==> run a: inputs <==
// caesar_cipher
module caesar_cipher (
   input            clk
  ,input            rst_n
  ,input            ptxt_valid  
  ,input            mode  
  ,input            key_shift_dir_1  
  ,input            key_shift_dir_3  
  ,input      [4:0] key_shift_num_1  
  ,input      [4:0] key_shift_num_3  
  ,input      [7:0] ptxt_char
  ,output reg [7:0] ctxt_char
  ,output reg       err_invalid_key_shift_num
  ,output reg       err_invalid_ptxt_char
  ,output reg       ctx_ready
);
Settings: LEC_CHECK=0, ABC_AREA=1, CAP_MARGIN=15, CELL_PAD_IN_SITES_DETAIL_PLACEMENT=0, CELL_PAD_IN_SITES_GLOBAL_PLACEMENT=2, CORE_ASPECT_RATIO=0.5, CORE_MARGIN=5, CORE_UTILIZATION=29, CTS_CLUSTER_DIAMETER=256, CTS_CLUSTER_SIZE=98, GPL_TIMING_DRIVEN=1, MIN_ROUTING_LAYER=met1, PLACE_DENSITY_LB_ADDON=0.1, SETUP_SLACK_MARGIN=4.58, SLEW_MARGIN=20, TNS_END_PERCENT=15; clock period 23.0 ns.
run.sh (not shown) runs the stock make flow with config.mk's settings and CLKGATE_MAP_FILE=.
==> run b (differences from run a) <==
==> flow/config.mk (replaced) <==
export PLATFORM = sky130hd
export DESIGN_NAME = caesar_cipher
export DESIGN_NICKNAME = caesar_cipher
export VERILOG_FILES = /design/flow/design.v
export SDC_FILE = /design/flow/constraint.sdc
export NUM_CORES = 4
export LEC_CHECK = 0
export CAP_MARGIN = 20
export CORE_MARGIN = 2
export CORE_UTILIZATION = 70
export MAX_ROUTING_LAYER = met4
export SLEW_MARGIN = 20
==> flow/constraint.sdc (replaced) <==
create_clock -name core_clock -period 10.8 [get_ports {clk}]
set_input_delay 2.1600 -clock core_clock [delete_from_list [all_inputs] [get_ports {clk}]]
set_output_delay 2.1600 -clock core_clock [all_outputs]
set_load 0.01 [all_outputs]
==> run c (differences from run a) <==
==> flow/config.mk (replaced) <==
export PLATFORM = sky130hd
export DESIGN_NAME = caesar_cipher
export DESIGN_NICKNAME = caesar_cipher
export VERILOG_FILES = /design/flow/design.v
export SDC_FILE = /design/flow/constraint.sdc
export NUM_CORES = 4
export LEC_CHECK = 0
export ABC_AREA = 1
export CAP_MARGIN = 20
export CORE_MARGIN = 2
export CORE_UTILIZATION = 70
export CTS_CLUSTER_DIAMETER = 97
export CTS_CLUSTER_SIZE = 35
export SLEW_MARGIN = 20
==> flow/constraint.sdc (replaced) <==
create_clock -name core_clock -period 4.14 [get_ports {clk}]
set_input_delay 0.8280 -clock core_clock [delete_from_list [all_inputs] [get_ports {clk}]]
set_output_delay 0.8280 -clock core_clock [all_outputs]
set_load 0.01 [all_outputs]
==> summary of the runs <==
- Run b failed in 5_1_grt. Run a ran to the end with no violations. Run c never finished: it broke off in 3_5_place_dp (DPL-0038).
- Die size: run a > run b > run c.
- Synthesized cell count is the same in run c and run a.
- Area after synthesis is the same in run a and run c.


==> inputs of job 8378 <==
==> flow/design.v <==
module caesar_cipher (
   input            clk
  ,input            rst_n
  ,input            ptxt_valid  
  ,input            mode  
  ,input            key_shift_dir_1  
  ,input            key_shift_dir_3  
  ,input      [4:0] key_shift_num_1  
  ,input      [4:0] key_shift_num_3  
  ,input      [7:0] ptxt_char
  ,output reg [7:0] ctxt_char
  ,output reg       err_invalid_key_shift_num
  ,output reg       err_invalid_ptxt_char
  ,output reg       ctx_ready
);
  localparam NUL_CHAR = 8'h00;
  localparam UPPERCASE_A_CHAR = 8'h41;
  localparam UPPERCASE_Z_CHAR = 8'h5A;
  localparam LOWERCASE_A_CHAR = 8'h61;
  localparam LOWERCASE_Z_CHAR = 8'h7A;
  wire       ptxt_char_is_uppercase_letter;
  wire       ptxt_char_is_lowercase_letter;
  wire       ptxt_char_is_letter;
  wire	     err_invalid_key_shift_num_wire;
  wire 	     err_invalid_ptxt_char_wire;
  wire  [4:0] key_shift_num_x;  
  reg  [7:0] sub_letter;
  assign err_invalid_key_shift_num_wire = key_shift_num_1 > 26 || key_shift_num_3 > 26 || key_shift_num_1==key_shift_num_3;
  assign ptxt_char_is_uppercase_letter = (ptxt_char >= UPPERCASE_A_CHAR) &&
                                         (ptxt_char <= UPPERCASE_Z_CHAR);
  assign ptxt_char_is_lowercase_letter = (ptxt_char >= LOWERCASE_A_CHAR) &&
                                         (ptxt_char <= LOWERCASE_Z_CHAR);
  assign ptxt_char_is_letter = ptxt_char_is_uppercase_letter ||
                               ptxt_char_is_lowercase_letter;
  assign err_invalid_ptxt_char_wire = !ptxt_char_is_letter;
  assign key_shift_num_x = (key_shift_num_1 + key_shift_num_3) < 27 ?  (key_shift_num_1 + key_shift_num_3) :  (key_shift_num_1 + key_shift_num_3)  -  5'b11011;
  always @ (*)
    if(!mode) begin  
        if(!key_shift_dir_1 && !key_shift_dir_3) begin
            sub_letter = ptxt_char + {3'b000, key_shift_num_1} + {3'b000, key_shift_num_x} + {3'b000, key_shift_num_3};
            if(ptxt_char_is_uppercase_letter && (sub_letter > UPPERCASE_Z_CHAR))begin
                sub_letter -= 8'h1A;
				if(sub_letter > UPPERCASE_Z_CHAR)begin
					sub_letter -= 8'h1A;
					if(sub_letter > UPPERCASE_Z_CHAR)
						sub_letter -= 8'h1A;
						else 
							sub_letter = sub_letter;
				end
				else 
					sub_letter = sub_letter;
			end 
			else sub_letter = sub_letter;
            if(ptxt_char_is_lowercase_letter && (sub_letter > LOWERCASE_Z_CHAR))begin
                sub_letter -= 8'h1A;
				 if(sub_letter > LOWERCASE_Z_CHAR)begin
					sub_letter -= 8'h1A;
					if(sub_letter > LOWERCASE_Z_CHAR)
						sub_letter -= 8'h1A;
					else 
						sub_letter = sub_letter;
				end
				 else 
					sub_letter = sub_letter;
			end
			else
				sub_letter = sub_letter;
        end
        else if(!key_shift_dir_1 && key_shift_dir_3) begin
            sub_letter = ptxt_char + {3'b000, key_shift_num_1} - {3'b000, key_shift_num_x} - {3'b000, key_shift_num_3};
            if(ptxt_char_is_uppercase_letter && (sub_letter > UPPERCASE_Z_CHAR))begin
                sub_letter -= 8'h1A;
                if(sub_letter > UPPERCASE_Z_CHAR)
                    sub_letter -= 8'h1A;
                else
                    sub_letter = sub_letter;
            end
            else if(ptxt_char_is_lowercase_letter && (sub_letter > LOWERCASE_Z_CHAR))begin
                sub_letter -= 8'h1A;
                if(sub_letter > LOWERCASE_Z_CHAR)
                    sub_letter -= 8'h1A;
                else
                    sub_letter = sub_letter;
            end
            else if(ptxt_char_is_uppercase_letter && (sub_letter < UPPERCASE_A_CHAR)) begin
                sub_letter += 8'h1A;
                if(sub_letter < UPPERCASE_A_CHAR)
                    sub_letter += 8'h1A;
                else
                    sub_letter = sub_letter;
            end
            else if(ptxt_char_is_lowercase_letter && (sub_letter < LOWERCASE_A_CHAR))begin
                sub_letter += 8'h1A;
                if(sub_letter < LOWERCASE_A_CHAR)
                    sub_letter += 8'h1A;
                else
                    sub_letter = sub_letter;
			end
			else 
				sub_letter = sub_letter;
        end
        else if(key_shift_dir_1 && !key_shift_dir_3) begin
            sub_letter = ptxt_char - {3'b000, key_shift_num_1} - {3'b000, key_shift_num_x} + {3'b000, key_shift_num_3};
            if(ptxt_char_is_uppercase_letter && (sub_letter > UPPERCASE_Z_CHAR))begin
                sub_letter -= 8'h1A;
                if(sub_letter > UPPERCASE_Z_CHAR)
                    sub_letter -= 8'h1A;
                else
                    sub_letter = sub_letter;
            end
            else if(ptxt_char_is_lowercase_letter && (sub_letter > LOWERCASE_Z_CHAR))begin
                sub_letter -= 8'h1A;
                if(sub_letter > LOWERCASE_Z_CHAR)
                    sub_letter -= 8'h1A;
                else
                    sub_letter = sub_letter;
            end
            else if(ptxt_char_is_uppercase_letter && (sub_letter < UPPERCASE_A_CHAR))begin
                sub_letter += 8'h1A;
                if(sub_letter < UPPERCASE_A_CHAR)
                    sub_letter += 8'h1A;
                else
                    sub_letter = sub_letter;
            end
            else if(ptxt_char_is_lowercase_letter && (sub_letter < LOWERCASE_A_CHAR))begin
                sub_letter += 8'h1A;
                if(sub_letter < LOWERCASE_A_CHAR)
                    sub_letter += 8'h1A;
                else
                    sub_letter = sub_letter;
            end
			else 
				sub_letter = sub_letter;
        end
		else if(key_shift_dir_1 && key_shift_dir_3) begin
            sub_letter = ptxt_char - {3'b000, key_shift_num_1} + {3'b000, key_shift_num_x} - {3'b000, key_shift_num_3};
            if(ptxt_char_is_uppercase_letter && (sub_letter < UPPERCASE_A_CHAR))begin
                sub_letter += 8'h1A;
				 if((sub_letter < UPPERCASE_A_CHAR))
					sub_letter += 8'h1A;
				else
					sub_letter = sub_letter;
			end
			else
				sub_letter = sub_letter;
            if(ptxt_char_is_lowercase_letter && (sub_letter < LOWERCASE_A_CHAR))begin
                sub_letter += 8'h1A;
				  if((sub_letter < LOWERCASE_A_CHAR))
					sub_letter += 8'h1A;
				  else
					sub_letter = sub_letter;
			end
			else
				sub_letter = sub_letter;
        end
		else
			sub_letter = NUL_CHAR;
    end
    else begin  
        if(!key_shift_dir_1 && !key_shift_dir_3) begin
            sub_letter = ptxt_char - {3'b000, key_shift_num_1} - {3'b000, key_shift_num_x} - {3'b000, key_shift_num_3};
            if(ptxt_char_is_uppercase_letter && (sub_letter < UPPERCASE_A_CHAR || sub_letter > 200))begin
                sub_letter += 8'h1A;
				 if(sub_letter < UPPERCASE_A_CHAR  || sub_letter > 200)begin
					sub_letter += 8'h1A;
					if(sub_letter < UPPERCASE_A_CHAR  || sub_letter > 200 )
						sub_letter += 8'h1A;
					else
						sub_letter = sub_letter;
				end
				else
					sub_letter = sub_letter;
			end
			else
				sub_letter = sub_letter;
            if(ptxt_char_is_lowercase_letter && (sub_letter < LOWERCASE_A_CHAR))begin
                sub_letter += 8'h1A;
				if(sub_letter < LOWERCASE_A_CHAR)begin
					sub_letter += 8'h1A;
					if(sub_letter < LOWERCASE_A_CHAR)
						sub_letter += 8'h1A;
					else
						sub_letter = sub_letter;
				end
				else
					sub_letter = sub_letter;
			end
			else
				sub_letter = sub_letter;			
        end
        else if(!key_shift_dir_1 && key_shift_dir_3) begin
            sub_letter = ptxt_char - {3'b000, key_shift_num_1} + {3'b000, key_shift_num_x} + {3'b000, key_shift_num_3};
            if(ptxt_char_is_uppercase_letter && (sub_letter > UPPERCASE_Z_CHAR))begin
                sub_letter -= 8'h1A;
                if(sub_letter > UPPERCASE_Z_CHAR)
                    sub_letter -= 8'h1A;
                else
                    sub_letter = sub_letter;
            end
            else if(ptxt_char_is_lowercase_letter && (sub_letter > LOWERCASE_Z_CHAR))begin
                sub_letter -= 8'h1A;
                if(sub_letter > LOWERCASE_Z_CHAR)
                    sub_letter -= 8'h1A;
                else
                    sub_letter = sub_letter;
            end
            else if(ptxt_char_is_uppercase_letter && (sub_letter < UPPERCASE_A_CHAR))begin
                sub_letter += 8'h1A;
                if(sub_letter < UPPERCASE_A_CHAR)
                    sub_letter += 8'h1A;
                else
                    sub_letter = sub_letter;
            end
            else if(ptxt_char_is_lowercase_letter && (sub_letter < LOWERCASE_A_CHAR))begin
                sub_letter += 8'h1A;
                if(sub_letter < LOWERCASE_A_CHAR)
                    sub_letter += 8'h1A;
                else
                    sub_letter = sub_letter;
            end
			else
				sub_letter = sub_letter;
        end
        else if(key_shift_dir_1 && !key_shift_dir_3) begin
            sub_letter = ptxt_char + {3'b000, key_shift_num_1} + {3'b000, key_shift_num_x} - {3'b000, key_shift_num_3};
            if(ptxt_char_is_uppercase_letter && (sub_letter > UPPERCASE_Z_CHAR))begin
                sub_letter -= 8'h1A;
                if(sub_letter > UPPERCASE_Z_CHAR)
                    sub_letter -= 8'h1A;
                else
                    sub_letter = sub_letter;
            end
            else if(ptxt_char_is_lowercase_letter && (sub_letter > LOWERCASE_Z_CHAR))begin
                sub_letter -= 8'h1A;
                if(sub_letter > LOWERCASE_Z_CHAR)
                    sub_letter -= 8'h1A;
                else
                    sub_letter = sub_letter;
            end
            else if(ptxt_char_is_uppercase_letter && (sub_letter < UPPERCASE_A_CHAR))begin
                sub_letter += 8'h1A;
                if(sub_letter < UPPERCASE_A_CHAR)
                    sub_letter += 8'h1A;
                else
                    sub_letter = sub_letter;
            end
            else if(ptxt_char_is_lowercase_letter && (sub_letter < LOWERCASE_A_CHAR))begin
                sub_letter += 8'h1A;
                if(sub_letter < LOWERCASE_A_CHAR)
                    sub_letter += 8'h1A;
                else
                    sub_letter = sub_letter;
            end
			else
				sub_letter = sub_letter;
        end
        else if(key_shift_dir_1 && key_shift_dir_3) begin
            sub_letter = ptxt_char + {3'b000, key_shift_num_1} - {3'b000, key_shift_num_x} + {3'b000, key_shift_num_3};
             if(ptxt_char_is_uppercase_letter && (sub_letter > UPPERCASE_Z_CHAR))begin
                sub_letter -= 8'h1A;
				if((sub_letter > UPPERCASE_Z_CHAR))
					sub_letter -= 8'h1A;
				else
					sub_letter = sub_letter;
			end
			else
				sub_letter = sub_letter;
            if(ptxt_char_is_lowercase_letter && (sub_letter > LOWERCASE_Z_CHAR))begin
                sub_letter -= 8'h1A;
				 if((sub_letter > LOWERCASE_Z_CHAR))
					sub_letter -= 8'h1A;
				 else
					sub_letter = sub_letter;
			end
			else
				sub_letter = sub_letter;
        end
		else
			sub_letter = NUL_CHAR;
    end
  always @ (posedge clk or negedge rst_n)
    if(!rst_n)begin
      ctx_ready <= 1'b0;
      ctxt_char <= NUL_CHAR;
      err_invalid_key_shift_num <= 1'b0;
	  err_invalid_ptxt_char <=1'b0;
	  end
    else if(err_invalid_ptxt_char_wire || err_invalid_key_shift_num_wire || !ptxt_valid) begin
      ctx_ready <= 1'b0;
      ctxt_char <= NUL_CHAR;
	  err_invalid_key_shift_num <= 1'b1;
	  err_invalid_ptxt_char <=1'b1;
	  end
    else begin
      ctx_ready <= 1'b1;
      ctxt_char <= sub_letter;
	  err_invalid_key_shift_num <= 1'b0;
	  err_invalid_ptxt_char <=1'b0;
	  end
endmodule
==> flow/run.sh <==
#!/bin/bash
# the make line also repeats each setting of config.mk as NAME=value (left out here)
make -C /OpenROAD-flow-scripts/flow DESIGN_CONFIG=/design/flow/config.mk WORK_HOME=/design/flow/orfs CLKGATE_MAP_FILE= finish
==> flow/config.mk <==
export PLATFORM = sky130hd
export DESIGN_NAME = caesar_cipher
export DESIGN_NICKNAME = caesar_cipher
export VERILOG_FILES = /design/flow/design.v
export SDC_FILE = /design/flow/constraint.sdc
export NUM_CORES = 4
export LEC_CHECK = 0
export ABC_AREA = 1
export CAP_MARGIN = 20
export CORE_MARGIN = 2
export CORE_UTILIZATION = 72
export CTS_CLUSTER_DIAMETER = 97
export CTS_CLUSTER_SIZE = 13
export PLACE_DENSITY_LB_ADDON = 0.14
export SETUP_SLACK_MARGIN = 0.2
export SLEW_MARGIN = 20
==> flow/constraint.sdc <==
create_clock -name core_clock -period 3.84 [get_ports {clk}]
set_input_delay 0.7680 -clock core_clock [delete_from_list [all_inputs] [get_ports {clk}]]
set_output_delay 0.7680 -clock core_clock [all_outputs]
set_load 0.01 [all_outputs]
==> inputs of job 6902, as changes to job 8378 <==
--- a/flow/config.mk
+++ b/flow/config.mk
@@ -9,8 +9,8 @@
 export CAP_MARGIN = 20
 export CORE_MARGIN = 2
-export CORE_UTILIZATION = 72
-export CTS_CLUSTER_DIAMETER = 97
-export CTS_CLUSTER_SIZE = 13
-export PLACE_DENSITY_LB_ADDON = 0.14
-export SETUP_SLACK_MARGIN = 0.2
+export CORE_UTILIZATION = 67
+export CTS_CLUSTER_DIAMETER = 357
+export CTS_CLUSTER_SIZE = 95
+export PLACE_DENSITY = 0.35
 export SLEW_MARGIN = 20
+export TNS_END_PERCENT = 10
==> flow/constraint.sdc (replaced) <==
create_clock -name core_clock -period 8.67 [get_ports {clk}]
set_input_delay 1.7340 -clock core_clock [delete_from_list [all_inputs] [get_ports {clk}]]
set_output_delay 1.7340 -clock core_clock [all_outputs]
set_load 0.01 [all_outputs]
==> inputs of job 242, as changes to job 8378 <==
--- a/flow/config.mk
+++ b/flow/config.mk
@@ -9,8 +9,9 @@
 export CAP_MARGIN = 20
 export CORE_MARGIN = 2
-export CORE_UTILIZATION = 72
-export CTS_CLUSTER_DIAMETER = 97
-export CTS_CLUSTER_SIZE = 13
-export PLACE_DENSITY_LB_ADDON = 0.14
-export SETUP_SLACK_MARGIN = 0.2
+export CORE_UTILIZATION = 27
+export CTS_CLUSTER_DIAMETER = 217
+export CTS_CLUSTER_SIZE = 98
+export GPL_ROUTABILITY_DRIVEN = 0
+export PLACE_DENSITY_LB_ADDON = 0.08
 export SLEW_MARGIN = 20
+export TNS_END_PERCENT = 10
==> flow/constraint.sdc (replaced) <==
create_clock -name core_clock -period 14.0 [get_ports {clk}]
set_input_delay 2.8000 -clock core_clock [delete_from_list [all_inputs] [get_ports {clk}]]
set_output_delay 2.8000 -clock core_clock [all_outputs]
set_load 0.01 [all_outputs]
==> results.yml <==
# generated from flow reports
floorplan:
  fp-utilization_pct: 72.83
  dieArea_um2: 20630
  die_y_um: 143.6
status:
  failed_stage: "3_5_place_dp"
  first-error: "[ERROR DPL-0038] Utilization greater than 100%, impossible to legalize"
  status: "aborted with a tool error"
placement:
  globalplace.congestion: 1.099
the above is filed under job 8378

==> results.yml <==
# flow metrics
synthesis:
  synth_top_cell_by_area: "nand2_1"
floorplan:
  fp-utilization_pct: 27.30
  dieArea_um2: 53820
  die_x_um: 232
  die_y_um: 232
status:
  status: "complete, no violations"
the above is filed under job 242

==> results.yml <==
# generated from flow reports
floorplan:
  dieArea_um2: 22120
  die_y_um: 148.7
status:
  first-error: "[ERROR GRT-0232] Routing congestion too high. Check the congestion heatmap in the GUI."
  failed_stage: "5_1_grt"
  status: "aborted with a tool error"
placement:
  globalplace.congestion: 1.032
the above is filed under job 6902

